==> try-harbor <==
## maxfinder
module maxfinder(clk, rst, start, x1, x2, x3, x4, eps, done, result);
Settings: LEC_CHECK=0, CAP_MARGIN=30, CELL_PAD_IN_SITES_DETAIL_PLACEMENT=2, CELL_PAD_IN_SITES_GLOBAL_PLACEMENT=3, CORE_ASPECT_RATIO=0.93, CORE_MARGIN=8, CORE_UTILIZATION=35, GPL_ROUTABILITY_DRIVEN=1, MAX_ROUTING_LAYER=met4, MIN_ROUTING_LAYER=met2, PLACE_DENSITY_LB_ADDON=0.19, SLEW_MARGIN=20, TNS_END_PERCENT=90; clock period 7.95 ns.
run.sh (not shown) runs the stock make flow with config.mk's settings and CLKGATE_MAP_FILE=.
==> try-lagoon (differences from try-harbor) <==
CAP_MARGIN = 20   (was 30)
CELL_PAD_IN_SITES_DETAIL_PLACEMENT = unset   (was 2)
CELL_PAD_IN_SITES_GLOBAL_PLACEMENT = unset   (was 3)
CORE_ASPECT_RATIO = unset   (was 0.93)
CORE_MARGIN = 2   (was 8)
CORE_UTILIZATION = 66   (was 35)
GPL_ROUTABILITY_DRIVEN = unset   (was 1)
MAX_ROUTING_LAYER = unset   (was met4)
MIN_ROUTING_LAYER = unset   (was met2)
PLACE_DENSITY_LB_ADDON = unset   (was 0.19)
SETUP_SLACK_MARGIN = 1.77   (was unset)
TNS_END_PERCENT = unset   (was 90)
==> flow/constraint.sdc (replaced) <==
create_clock -name core_clock -period 6.49 [get_ports {clk}]
set_input_delay 1.2980 -clock core_clock [delete_from_list [all_inputs] [get_ports {clk}]]
set_output_delay 1.2980 -clock core_clock [all_outputs]
set_load 0.01 [all_outputs]
==> comparison table <==
| item | try-harbor | try-lagoon |
|---|---|---|
| Status | finished clean | finished clean |
| Measured slew at the worst slew-check pin | 0.857 ns | 0.921 ns |
| Longest individual stage delay on the worst path | 0.45 ns | 0.40 ns |
| Switching part of the total | 44.9% | 41.6% |
| Tally of OpenROAD warnings | 133 | 138 |
| Gp weighted congestion | 0.886 | 0.900 |
| Net switching component of the power | 1.42 mW | 1.65 mW |
| Inserted tap cell count | 483 | 234 |
| Layout Utilization | 39.2% | 80.7% |
| Chip Footprint | 42100 µm² | 20100 µm² |
| Setup skew after layout | 0.0131 ns | 0.0113 ns |
| Busiest layer in global routing | met3 | met2 |
| Data arrival time of the critical path | 6.97 ns | 6.07 ns |
| Post-detailed-routing wire length | 39.1 mm | 31.9 mm |
| Vias | 12700 | 9655 |
| Worst R2R Setup Slack | 1.33 ns | 0.76 ns |
| Number of instances resized during post-cts repair | 0 | 72 |
| Effective utilization at floorplan | 35.2% | 67.2% |
| Peak fanout along the critical path | 5 | 4 |
| Register share of the cell area | 16.6% | 15.7% |
| Post-Place Worst Slack | 1.33 ns | 0.477 ns |
| Die Y | 198 µm | 142 µm |

==> run Y <==
Starting RTL as in the previous note.
export LEC_CHECK = 0
export ABC_AREA = 1
export CAP_MARGIN = 30
export CELL_PAD_IN_SITES_DETAIL_PLACEMENT = 2
export CELL_PAD_IN_SITES_GLOBAL_PLACEMENT = 3
export CORE_ASPECT_RATIO = 1.11
export CORE_MARGIN = 8
export CORE_UTILIZATION = 35
export CTS_CLUSTER_DIAMETER = 23
export GPL_ROUTABILITY_DRIVEN = 1
export GPL_TIMING_DRIVEN = 0
export MAX_ROUTING_LAYER = met4
export MIN_ROUTING_LAYER = met2
export PLACE_DENSITY_LB_ADDON = 0.19
export SLEW_MARGIN = 20
export TNS_END_PERCENT = 70
create_clock -name core_clock -period 6.87 [get_ports {clk}]
==> inputs of run R, as changes to run Y <==
ABC_AREA = unset   (was 1)
CAP_MARGIN = 20   (was 30)
CELL_PAD_IN_SITES_DETAIL_PLACEMENT = unset   (was 2)
CELL_PAD_IN_SITES_GLOBAL_PLACEMENT = unset   (was 3)
CORE_ASPECT_RATIO = unset   (was 1.11)
CORE_MARGIN = 2   (was 8)
CORE_UTILIZATION = 63   (was 35)
CTS_CLUSTER_DIAMETER = 400   (was 23)
CTS_CLUSTER_SIZE = 98   (was unset)
GPL_ROUTABILITY_DRIVEN = unset   (was 1)
GPL_TIMING_DRIVEN = unset   (was 0)
MAX_ROUTING_LAYER = unset   (was met4)
MIN_ROUTING_LAYER = unset   (was met2)
PLACE_DENSITY_LB_ADDON = unset   (was 0.19)
TNS_END_PERCENT = unset   (was 70)
==> flow/constraint.sdc (replaced) <==
create_clock -name core_clock -period 9.0 [get_ports {clk}]
set_input_delay 1.8000 -clock core_clock [delete_from_list [all_inputs] [get_ports {clk}]]
set_output_delay 1.8000 -clock core_clock [all_outputs]
set_load 0.01 [all_outputs]
==> qor summary <==
| item | run Y | run R |
|---|---|---|
| Cell count in the Yosys report | 1543 | 1384 |
| Die span in y | 216 µm | 145 µm |
| Peak-usage layer in the global routing report | met3 | met2 |
| Number of buffer and inverter stages on the critical path | 7 | 5 |
| Maximum number of pins on one net before global-route repair | 17 | 72 |
| Fa+ha+maj area frac | 0.414 | 0.419 |
| Number of unique standard cell types used by synthesis | 52 | 69 |
| Reg-to-Reg Start | datapath.my_eps.reg4.out | datapath.PU4.reg3.reg1.out |
| Detailed placer's ending HPWL | 33700 µm | 23100 µm |
| Terminating pin of the worst hold path | datapath.my_ix3.reg4.out | datapath.my_ix4.reg3.out |
| Met1 GRT Util | 0 | 0.385 |
| Number of global-route vias before repair | 16300 | 9075 |
| Late-Pin Clk Latency | 0.44 ns | 0.42 ns |
| Power per cell area | 319 mW/mm² | 193 mW/mm² |
| Run status | complete, no violations | complete, no violations |
| CLK BUF | 21 | 17 |
| Share of the synthesized area in the top cell type | 0.233 | 0.234 |
| Fmax | 153 MHz | 155 MHz |
| Tally of OpenROAD warnings | 133 | 135 |
| Count of mapped cells out of synthesis | 1543 | 1384 |
| YS chip area | 0.0126 mm² | 0.0125 mm² |
| Clock period minus final worst setup slack | 6.53 ns | 6.46 ns |
| Comb. pwr | 2.71 mW | 1.28 mW |
| Count of cells along the worst register-to-register path | 22 | 26 |
| Finished Cell Area | 0.0141 mm² | 0.0137 mm² |
| Wire length of the first global-routing pass | 65600 µm | 46900 µm |

==> run E <==
maxfinder again, from the RTL that the note above started with.
Settings: LEC_CHECK=0, ABC_AREA=1, CAP_MARGIN=20, CORE_MARGIN=2, CORE_UTILIZATION=72, CTS_CLUSTER_DIAMETER=334, CTS_CLUSTER_SIZE=96, PLACE_DENSITY=0.43, SETUP_SLACK_MARGIN=1.63, SLEW_MARGIN=20, TNS_END_PERCENT=10; clock period 5.51 ns.
==> run H (differences from run E) <==
ABC_AREA = default   (was 1)
CORE_UTILIZATION = 65   (was 72)
CTS_CLUSTER_DIAMETER = default   (was 334)
CTS_CLUSTER_SIZE = default   (was 96)
PLACE_DENSITY = default   (was 0.43)
SETUP_SLACK_MARGIN = default   (was 1.63)
TNS_END_PERCENT = default   (was 10)
==> flow/constraint.sdc (replaced) <==
create_clock -name core_clock -period 5.02 [get_ports {clk}]
set_input_delay 1.0040 -clock core_clock [delete_from_list [all_inputs] [get_ports {clk}]]
set_output_delay 1.0040 -clock core_clock [all_outputs]
set_load 0.01 [all_outputs]
==> comparison table <==
quantity                                                                                   run H                                  run E
Status                                                                complete, but fails checks                         finished clean
Violated checks                                                                     setup timing                                      -
Top-area cell share                                                                        23.4%                                  23.3%
Non-clock buffers                                                                            209                                     96
Uppermost layer routed                                                                      met4                                   met5
Nets@finish                                                                                 1943                                   1994
XOR/XNOR share of the synthesized area                                                     5.24%                                  4.81%
Min-Delay Endpoint                                         datapath.my_ix1.reg3.out$_SDFFE_PP0N_  datapath.my_ix3.reg4.out$_SDFFE_PP0N_
Number of tap instances                                                                      260                                    225
Utilization after layout                                                                   84.5%                                  84.9%
Worst setup path end                                        datapath.my_x1.reg1.out$_SDFFE_PP0P_   datapath.my_x4.reg0.out$_SDFFE_PP0P_
Avg WL per Cell                                                                          18.3 um                                17.4 um
Via count normalized by instance count                                                      5.45                                   5.54
Seq/total area                                                                             14.8%                                  16.1%
Relative contribution of the clock network to total power                                  23.1%                                  18.6%
Placement Setup Slack                                                                  -0.622 ns                               0.160 ns

==> inputs of run M <==
maxfinder again, from the RTL that the note above started with.
Settings: LEC_CHECK=0, ABC_AREA=1, CAP_MARGIN=40, CORE_ASPECT_RATIO=1.37, CORE_MARGIN=2, CORE_UTILIZATION=72, CTS_CLUSTER_DIAMETER=221, CTS_CLUSTER_SIZE=92, SETUP_SLACK_MARGIN=0.72, SLEW_MARGIN=20, TNS_END_PERCENT=5; clock period 3.73 ns.
==> run P: changes against run M <==
==> flow/config.mk (replaced) <==
export PLATFORM = sky130hd
export DESIGN_NAME = maxfinder
export DESIGN_NICKNAME = maxfinder
export VERILOG_FILES = /design/flow/design.v
export SDC_FILE = /design/flow/constraint.sdc
export NUM_CORES = 4
export LEC_CHECK = 0
export ABC_AREA = 1
export CAP_MARGIN = 5
export CORE_MARGIN = 2
export CORE_UTILIZATION = 72
export CTS_CLUSTER_DIAMETER = 258
export CTS_CLUSTER_SIZE = 74
export MAX_ROUTING_LAYER = met4
export PLACE_DENSITY = 0.38
export SLEW_MARGIN = 20
==> flow/constraint.sdc (replaced) <==
create_clock -name core_clock -period 4.59 [get_ports {clk}]
set_input_delay 0.9180 -clock core_clock [delete_from_list [all_inputs] [get_ports {clk}]]
set_output_delay 0.9180 -clock core_clock [all_outputs]
set_load 0.01 [all_outputs]
==> run X: changes against run M <==
==> flow/config.mk (replaced) <==
export PLATFORM = sky130hd
export DESIGN_NAME = maxfinder
export DESIGN_NICKNAME = maxfinder
export VERILOG_FILES = /design/flow/design.v
export SDC_FILE = /design/flow/constraint.sdc
export NUM_CORES = 4
export LEC_CHECK = 0
export ABC_AREA = 1
export CAP_MARGIN = 20
export CORE_MARGIN = 2
export CORE_UTILIZATION = 72
export CTS_CLUSTER_DIAMETER = 26
export PLACE_DENSITY_LB_ADDON = 0.19
export SETUP_SLACK_MARGIN = 1.48
export SLEW_MARGIN = 20
==> flow/constraint.sdc (replaced) <==
create_clock -name core_clock -period 6.06 [get_ports {clk}]
set_input_delay 1.2120 -clock core_clock [delete_from_list [all_inputs] [get_ports {clk}]]
set_output_delay 1.2120 -clock core_clock [all_outputs]
set_load 0.01 [all_outputs]
==> results <==
- Synthesized area is the same in run X and run P.
- Clock skew is about the same in run P and run X.
- In run X the worst setup slack is better than in run P, by 1300 ps.
- Die area is the same in run P and run X.
- Combinational power: run X is lower than run P (34%).
- Run P reached the layout checks and failed them: setup timing. Run M died in global routing (5_1_grt) (GRT-0232). Run X completed without violations.
- Worst hold slack: run P is lower than run X (1.5 ps).
- Of run P and run X, run P has the higher routed wire length (gap about 14%, measured against run X).
- Synthesized cell count is the same in run M and run X.
- Of run P and run X, run P has the higher final area (gap 5.5%, measured against run X).
- Of run X and run P, run P has the higher total power (gap 31%, measured against run P).
==> figures <==
| quantity | run X | run M | run P |
|---|---|---|---|
| Run status | timing/DRC/antenna clean | aborted with a tool error | finished with violations |
| Failing step | - | global routing (5_1_grt) | - |
| Reasons for failing layout checks | - | - | setup timing |
| Pleak | 0.00795 uW | - | 0.00842 uW |
| Total power per unit cell area | 372 mW/mm2 | - | 513 mW/mm2 |
| Die Y-Extent | 136 um | 159 um | 136 um |
| Power Internal | 3010 uW | - | 4350 uW |
| Routed wire length on met2 | 20,500 um | - | 22,100 um |
| Logic share of the area | 63.2% | - | 60.3% |
| Switching power summed over all nets | 2720 uW | - | 3980 uW |
| RR Startpoint | datapath.PU4.reg1.reg1.out | - | datapath.my_x4.reg4.out |
| TritonCTS clock tree | yes | - | yes |
| Total placed cells including tap cells | 1,765 | 1,983 | 1,912 |
| Number of cells on the worst reg-to-reg path | 23 | - | 21 |
| Post-route clock period utilization | 94.3% | - | 121% |
| Core region area | 0.0172 mm2 | 0.0171 mm2 | 0.0172 mm2 |
| DIE WIDTH | 136 um | 117 um | 136 um |
| Worst ir drop on vdd | 0.000497 V | - | 0.000728 V |
| Logic inverters | 379 | - | 380 |
| Final Net Count | 2,014 | - | 2,115 |
| Number of instances on the worst hold path | 2 | - | 2 |
| Number of cells on the critical path | 23 | - | 21 |
| Largest fanout on the critical path | 5 | - | 5 |

==> garnet <==
maxfinder again, from the RTL that the note above started with.
export LEC_CHECK = 0
export CAP_MARGIN = 10
export CORE_MARGIN = 9
export CORE_UTILIZATION = 15
export CTS_CLUSTER_DIAMETER = 95
export CTS_CLUSTER_SIZE = 11
export GPL_TIMING_DRIVEN = 0
export MIN_ROUTING_LAYER = met1
export SLEW_MARGIN = 10
create_clock -name core_clock -period 9.0 [get_ports {clk}]
==> inputs of quartz, as changes to garnet <==
- ABC_AREA: default -> 1
- CAP_MARGIN: 10 -> 20
- CORE_ASPECT_RATIO: default -> 1.94
- CORE_MARGIN: 9 -> 7
- CORE_UTILIZATION: 15 -> 59
- CTS_CLUSTER_DIAMETER: 95 -> 400
- CTS_CLUSTER_SIZE: 11 -> 98
- GPL_ROUTABILITY_DRIVEN: default -> 0
- GPL_TIMING_DRIVEN: 0 -> default
- MIN_ROUTING_LAYER: met1 -> default
- SETUP_SLACK_MARGIN: default -> 1.77
- SLEW_MARGIN: 10 -> 0
- TNS_END_PERCENT: default -> 20
==> inputs of violet, as changes to garnet <==
- CAP_MARGIN: 10 -> 20
- CORE_ASPECT_RATIO: default -> 1.99
- CORE_MARGIN: 9 -> 4
- CORE_UTILIZATION: 15 -> 40
- CTS_CLUSTER_DIAMETER: 95 -> default
- CTS_CLUSTER_SIZE: 11 -> default
- GPL_ROUTABILITY_DRIVEN: default -> 1
- GPL_TIMING_DRIVEN: 0 -> default
- MAX_ROUTING_LAYER: default -> met4
- SETUP_SLACK_MARGIN: default -> 2.31
- SLEW_MARGIN: 10 -> 20
==> results <==
| metric | violet | garnet | quartz |
|---|---|---|---|
| Placement-stage worst setup slack | 2490 ps | 2320 ps | 2930 ps |
| Area share of and/or/nand/nor cells after synthesis | 0.146 | 0.146 | 0.142 |
| Met1 track utilization from global routing | 0.171 | 0.0888 | 0.236 |
| Multi-input gates | 991 | 991 | 1,008 |
| Slack of the critical path | 2690 ps | 2310 ps | 2940 ps |
| Maximum achievable frequency | 0.159 GHz | 0.149 GHz | 0.165 GHz |
| Wire length per cell after detailed routing | 17.4 µm | 12.7 µm | 16.6 µm |
| Proportion of cell area occupied by registers | 0.167 | 0.157 | 0.169 |
| Later-pin clock latency in the skew report | 440 ps | 430 ps | 430 ps |
| Power Combinational | 0.00134 W | 0.00130 W | 0.00180 W |
| Met2 usage in global routing | 0.406 | 0.119 | 0.508 |
| Largest voltage drop on the vdd net | 0.129 mV | 0.144 mV | 0.196 mV |
| Maximum number of pins on one net before global-route repair | 76 | 17 | 78 |
| HPWL Detailed | 27,100 µm | 26,500 µm | 25,600 µm |
| CP bufs+invs | 3 | 5 | 3 |
| Number of buffers other than clock buffers in the final layout | 46 | 79 | 38 |
| Status | finished clean | finished clean | finished clean |
| Antenna violations before repair | 0 | 2 | 0 |
| FF-to-FF Start | datapath.PU4.reg1.reg1.out | datapath.PU4.reg3.reg1.out | datapath.PU3.reg2.reg1.out |
| Delay of the slowest cell on the worst path | 530 ps | 520 ps | 500 ps |
| Non-clock buffers, area share | 0.0305 | 0.0349 | 0.0264 |
| Parity-gate share of the synthesized area counting xor and xnor cells | 0.0524 | 0.0524 | 0.0481 |
| Vias post-DR | 9,122 | 9,080 | 9,381 |
| Power density normalized to cell area | 193 mW/mm² | 179 mW/mm² | 233 mW/mm² |
| Timing startpoint of the critical path | datapath.PU4.reg1.reg1.out | datapath.PU4.reg3.reg1.out | datapath.PU3.reg2.reg1.out |
| Hold wc startpoint | datapath.my_ix1.reg3.out | datapath.my_ix4.reg4.out | datapath.my_ix3.reg4.out |
| Clock-pin slew on the worst setup and hold paths | 60 ps | 60 ps | 50 ps |

==> inputs of willow <==
maxfinder again, from the RTL that the note above started with.
## maxfinder
module maxfinder(clk, rst, start, x1, x2, x3, x4, eps, done, result);
==> flow/config.mk <==
export PLATFORM = sky130hd
export DESIGN_NAME = maxfinder
export DESIGN_NICKNAME = maxfinder
export VERILOG_FILES = /design/flow/design.v
export SDC_FILE = /design/flow/constraint.sdc
export NUM_CORES = 4
export LEC_CHECK = 0
export ABC_AREA = 1
export CAP_MARGIN = 30
export CELL_PAD_IN_SITES_GLOBAL_PLACEMENT = 0
export CORE_ASPECT_RATIO = 1.75
export CORE_MARGIN = 2
export CORE_UTILIZATION = 72
export CTS_CLUSTER_DIAMETER = 48
export CTS_CLUSTER_SIZE = 14
export GPL_ROUTABILITY_DRIVEN = 1
export MAX_ROUTING_LAYER = met5
export MIN_ROUTING_LAYER = met1
export PLACE_DENSITY_LB_ADDON = 0.19
export SLEW_MARGIN = 20
export TNS_END_PERCENT = 10
==> flow/constraint.sdc <==
create_clock -name core_clock -period 5.07 [get_ports {clk}]
set_input_delay 1.0140 -clock core_clock [delete_from_list [all_inputs] [get_ports {clk}]]
set_output_delay 1.0140 -clock core_clock [all_outputs]
set_load 0.01 [all_outputs]
==> inputs of xenon, as changes to willow <==
CAP_MARGIN = 20   (was 30)
CELL_PAD_IN_SITES_GLOBAL_PLACEMENT = default   (was 0)
CORE_ASPECT_RATIO = default   (was 1.75)
CTS_CLUSTER_DIAMETER = default   (was 48)
CTS_CLUSTER_SIZE = default   (was 14)
GPL_ROUTABILITY_DRIVEN = default   (was 1)
MAX_ROUTING_LAYER = default   (was met5)
MIN_ROUTING_LAYER = default   (was met1)
TNS_END_PERCENT = default   (was 10)
==> flow/constraint.sdc (replaced) <==
create_clock -name core_clock -period 6.06 [get_ports {clk}]
set_input_delay 1.2120 -clock core_clock [delete_from_list [all_inputs] [get_ports {clk}]]
set_output_delay 1.2120 -clock core_clock [all_outputs]
set_load 0.01 [all_outputs]
==> inputs of cedar, as changes to willow <==
ABC_AREA = default   (was 1)
CAP_MARGIN = 20   (was 30)
CELL_PAD_IN_SITES_GLOBAL_PLACEMENT = default   (was 0)
CORE_ASPECT_RATIO = default   (was 1.75)
CORE_UTILIZATION = 17   (was 72)
CTS_CLUSTER_DIAMETER = default   (was 48)
CTS_CLUSTER_SIZE = default   (was 14)
GPL_ROUTABILITY_DRIVEN = default   (was 1)
MAX_ROUTING_LAYER = default   (was met5)
MIN_ROUTING_LAYER = default   (was met1)
PLACE_DENSITY_LB_ADDON = default   (was 0.19)
TNS_END_PERCENT = default   (was 10)
==> flow/constraint.sdc (replaced) <==
create_clock -name core_clock -period 9.49 [get_ports {clk}]
set_input_delay 1.8980 -clock core_clock [delete_from_list [all_inputs] [get_ports {clk}]]
set_output_delay 1.8980 -clock core_clock [all_outputs]
set_load 0.01 [all_outputs]
==> results.cfg <==
; physical design summary
[status]
outcome = timing/DRC/antenna clean

[synth]
aoi_share_pct = 8.23

[worst_hold_path]
hold_end = datapath.my_ix3.reg0.out$_SDFFE_PP0N_

[final_layout]
seq_area_mm2 = 0.00232

[final_timing]
setup_tns_ns = 0
fmax_mhz = 172

[power]
p_sw_share_pct = 45.2

[worst_setup_path]
slowest_stage = dfxtp_1
That was xenon.
==> results.cfg <==
; physical design summary
[power]
p_sw_share_pct = 47.3

[final_timing]
fmax_mhz = 183
setup_slack_ns = -0.389
setup_violations = 20
setup_tns_ns = -3.14

[worst_setup_path]
slowest_stage = fa_2

[status]
outcome = finished with violations
check-failures = setup timing
That was willow.
==> results.cfg <==
; physical design summary
[status]
outcome = timing/DRC/antenna clean

[worst_hold_path]
hold_end = datapath.my_ix3.reg0.out$_SDFFE_PP0N_

[power]
p_sw_share_pct = 40.4

[final_timing]
fmax_mhz = 155
setup_tns_ns = 0

[final_layout]
top_area_cell_class = logic gates
seq_area_mm2 = 0.00232

[worst_setup_path]
slowest_stage = fa_1
reg2reg_setup_slack_ns = 3.04

[synth]
aoi_share_pct = 10.4
That was cedar.
No activity file was given, so power comes from the tool's default toggle rates.
